==> run A: inputs <==
Design alu, start of the top module:
module alu(input read,write,dig1,dig2,dig3,dig4,rst,clk,rev,exec,sign, output o1,o2,o3,o4, output [0:6] bcd);
Settings: LEC_CHECK=0, ABC_AREA=1, CAP_MARGIN=5, CELL_PAD_IN_SITES_DETAIL_PLACEMENT=1, CORE_ASPECT_RATIO=0.59, CORE_MARGIN=7, CORE_UTILIZATION=59, GPL_TIMING_DRIVEN=0, HOLD_SLACK_MARGIN=0.16, PLACE_DENSITY_LB_ADDON=0.06, SETUP_SLACK_MARGIN=-0.95, SLEW_MARGIN=40, TNS_END_PERCENT=70; clock period 12.2 ns.
run.sh (not shown) runs the stock make flow with config.mk's settings and CLKGATE_MAP_FILE=.
==> run Y: changes against run A <==
ABC_AREA = 0   (was 1)
CAP_MARGIN = 20   (was 5)
CELL_PAD_IN_SITES_DETAIL_PLACEMENT = default   (was 1)
CORE_ASPECT_RATIO = default   (was 0.59)
CORE_MARGIN = 2   (was 7)
CORE_UTILIZATION = 72   (was 59)
CTS_CLUSTER_SIZE = 24   (was default)
GPL_TIMING_DRIVEN = default   (was 0)
HOLD_SLACK_MARGIN = default   (was 0.16)
PLACE_DENSITY_LB_ADDON = 0.0   (was 0.06)
SETUP_SLACK_MARGIN = 1.45   (was -0.95)
SLEW_MARGIN = 20   (was 40)
TNS_END_PERCENT = default   (was 70)
==> flow/constraint.sdc (replaced) <==
create_clock -name core_clock -period 5.0 [get_ports {clk}]
set_input_delay 1.0000 -clock core_clock [delete_from_list [all_inputs] [get_ports {clk}]]
set_output_delay 1.0000 -clock core_clock [all_outputs]
set_load 0.01 [all_outputs]
==> qor summary <==
Yosys synthesis chip area: run A 0.05037 sq mm; run Y 0.04966 sq mm
Status: run A complete, no violations; run Y aborted with a tool error
Stage where the flow stopped: run A -; run Y 5_1_grt
Std-Cell Rows: run A 82; run Y 96
Most numerous cell in the Yosys netlist: run A nand2_1; run Y edfxtp_1
Worst slack at placement: run A 4.341 ns; run Y -1.519 ns
Syn nets: run A 5,439; run Y 3,934
Core area: run A 0.08475 sq mm; run Y 0.06847 sq mm
Inserted Clock Buffers: run A 91; run Y 96
Initial cell density of the core: run A 59.43%; run Y 72.53%
Post-Synthesis Cells: run A 5,261; run Y 3,756
Number of buffers inserted by post-CTS setup repair: run A 0; run Y 95
Area share of and/or/nand/nor cells after synthesis: run A 20.98%; run Y 12.54%
Post-synthesis adder-cell area fraction: run A 4.809%; run Y 4.918%

* * *

==> 09-27 <==
alu again, from the RTL that the note above started with.
## alu
module alu(input read,write,dig1,dig2,dig3,dig4,rst,clk,rev,exec,sign, output o1,o2,o3,o4, output [0:6] bcd);
localparam RESET=4'd0;
localparam IDLE=4'd1;
localparam ADDRESS=4'd2;
localparam DISPLAY=4'd3;
localparam WRITE=4'd4;
localparam EXECUTE=4'd5;
localparam DEBOUNCER_CONSTANT=32'b0111_1111_1111_1111_1111_1111_1111_1111;
localparam DEBOUNCER_CLOCK=10;
localparam OPERATOR=4'd1;
localparam OPERAND1=4'd2;
localparam OPERAND2=4'd3;
localparam ADD=4'd0;
localparam SUB=4'd1;
localparam MUL=4'd2;
localparam DIV=4'd3;
reg [3:0] state, location_state;  
reg [3:0] location_state_q;
reg [3:0] di1,di2,di3,di4,di5,add1,add2,add4;  
reg [3:0] di1_q,di2_q,di3_q,di4_q,di5_q,add1_q,add2_q,add4_q;
reg [6:0] b1,b2,b3,b4;  
reg [6:0] b1_q,b2_q,b3_q,b4_q;
reg [63:0] main_count; 
reg [63:0] main_count_q;
reg [31:0] debouncer4,debouncer3,debouncer2,debouncer1;  
reg [31:0] debouncer4_q,debouncer3_q,debouncer2_q,debouncer1_q;
reg [7:0] value, address;  
reg [7:0] value_q, address_q;
reg [31:0] temp_register;  
reg [31:0] temp_register_q;
reg mem_we;  
reg [31:0] mem_wdata;  
reg [31:0] memory[0:31];  
reg [7:0] temp_value,temp_display1,temp_display2;  
reg idle,address_read,mul_en;  
reg address_read_q,mul_en_q;
reg sign_1, sign_2; 
reg sign_1_q, sign_2_q;
wire temp_c_sub,temp_c_add;  
wire [7:0] add_output,sub_output;  
wire [15:0] mul_output, div_output;
function [6:0] bcd_number;  
	input reg [3:0] d;
	case (d)
		4'd0:bcd_number=7'b0000001;
		4'd1:bcd_number=7'b1001111;
		4'd2:bcd_number=7'b0010010;
		4'd3:bcd_number=7'b0000110;
  ...
make LEC_CHECK=0 ABC_AREA=1 CAP_MARGIN=20 CELL_PAD_IN_SITES_DETAIL_PLACEMENT=1 CORE_MARGIN=2 CORE_UTILIZATION=40 CTS_CLUSTER_DIAMETER=149 GPL_ROUTABILITY_DRIVEN=1 GPL_TIMING_DRIVEN=1 HOLD_SLACK_MARGIN=0.01 MAX_ROUTING_LAYER=met4 MIN_ROUTING_LAYER=met2 PLACE_DENSITY_LB_ADDON=0.19 SLEW_MARGIN=20 TNS_END_PERCENT=75 finish   # period 12.2 ns
==> 07-14: changes against 09-27 <==
==> flow/config.mk (replaced) <==
export PLATFORM = sky130hd
export DESIGN_NAME = alu
export DESIGN_NICKNAME = alu
export VERILOG_FILES = /design/flow/design.v
export SDC_FILE = /design/flow/constraint.sdc
export NUM_CORES = 4
export LEC_CHECK = 0
export ABC_AREA = 0
export CAP_MARGIN = 5
export CELL_PAD_IN_SITES_DETAIL_PLACEMENT = 1
export CELL_PAD_IN_SITES_GLOBAL_PLACEMENT = 3
export CORE_ASPECT_RATIO = 0.59
export CORE_MARGIN = 7
export CORE_UTILIZATION = 59
export CTS_CLUSTER_DIAMETER = 77
export GPL_TIMING_DRIVEN = 0
export MIN_ROUTING_LAYER = met1
export PLACE_DENSITY_LB_ADDON = 0.06
export SETUP_SLACK_MARGIN = -0.95
export SLEW_MARGIN = 40
export TNS_END_PERCENT = 25
==> 01-26: changes against 09-27 <==
==> flow/config.mk (replaced) <==
export PLATFORM = sky130hd
export DESIGN_NAME = alu
export DESIGN_NICKNAME = alu
export VERILOG_FILES = /design/flow/design.v
export SDC_FILE = /design/flow/constraint.sdc
export NUM_CORES = 4
export LEC_CHECK = 0
export ABC_AREA = 0
export CAP_MARGIN = 20
export CORE_MARGIN = 2
export CORE_UTILIZATION = 72
export CTS_CLUSTER_SIZE = 13
export MAX_ROUTING_LAYER = met4
export PLACE_DENSITY_LB_ADDON = 0.03
export SETUP_SLACK_MARGIN = 1.34
export SLEW_MARGIN = 20
==> flow/constraint.sdc (replaced) <==
create_clock -name core_clock -period 4.6 [get_ports {clk}]
set_input_delay 0.9200 -clock core_clock [delete_from_list [all_inputs] [get_ports {clk}]]
set_output_delay 0.9200 -clock core_clock [all_outputs]
set_load 0.01 [all_outputs]
==> comparison <==
01-26 failed in 5_1_grt. 09-27 completed without violations. 07-14 did not get past 3_1_place_gp_skip_io, error FLW-0024.
Synthesized cell count is the same in 01-26 and 07-14.
The lowest die area belongs to 01-26, the highest to 09-27.
Between 01-26 and 09-27, the lower area after synthesis is in 01-26 (gap about 1.4%, measured against 09-27).
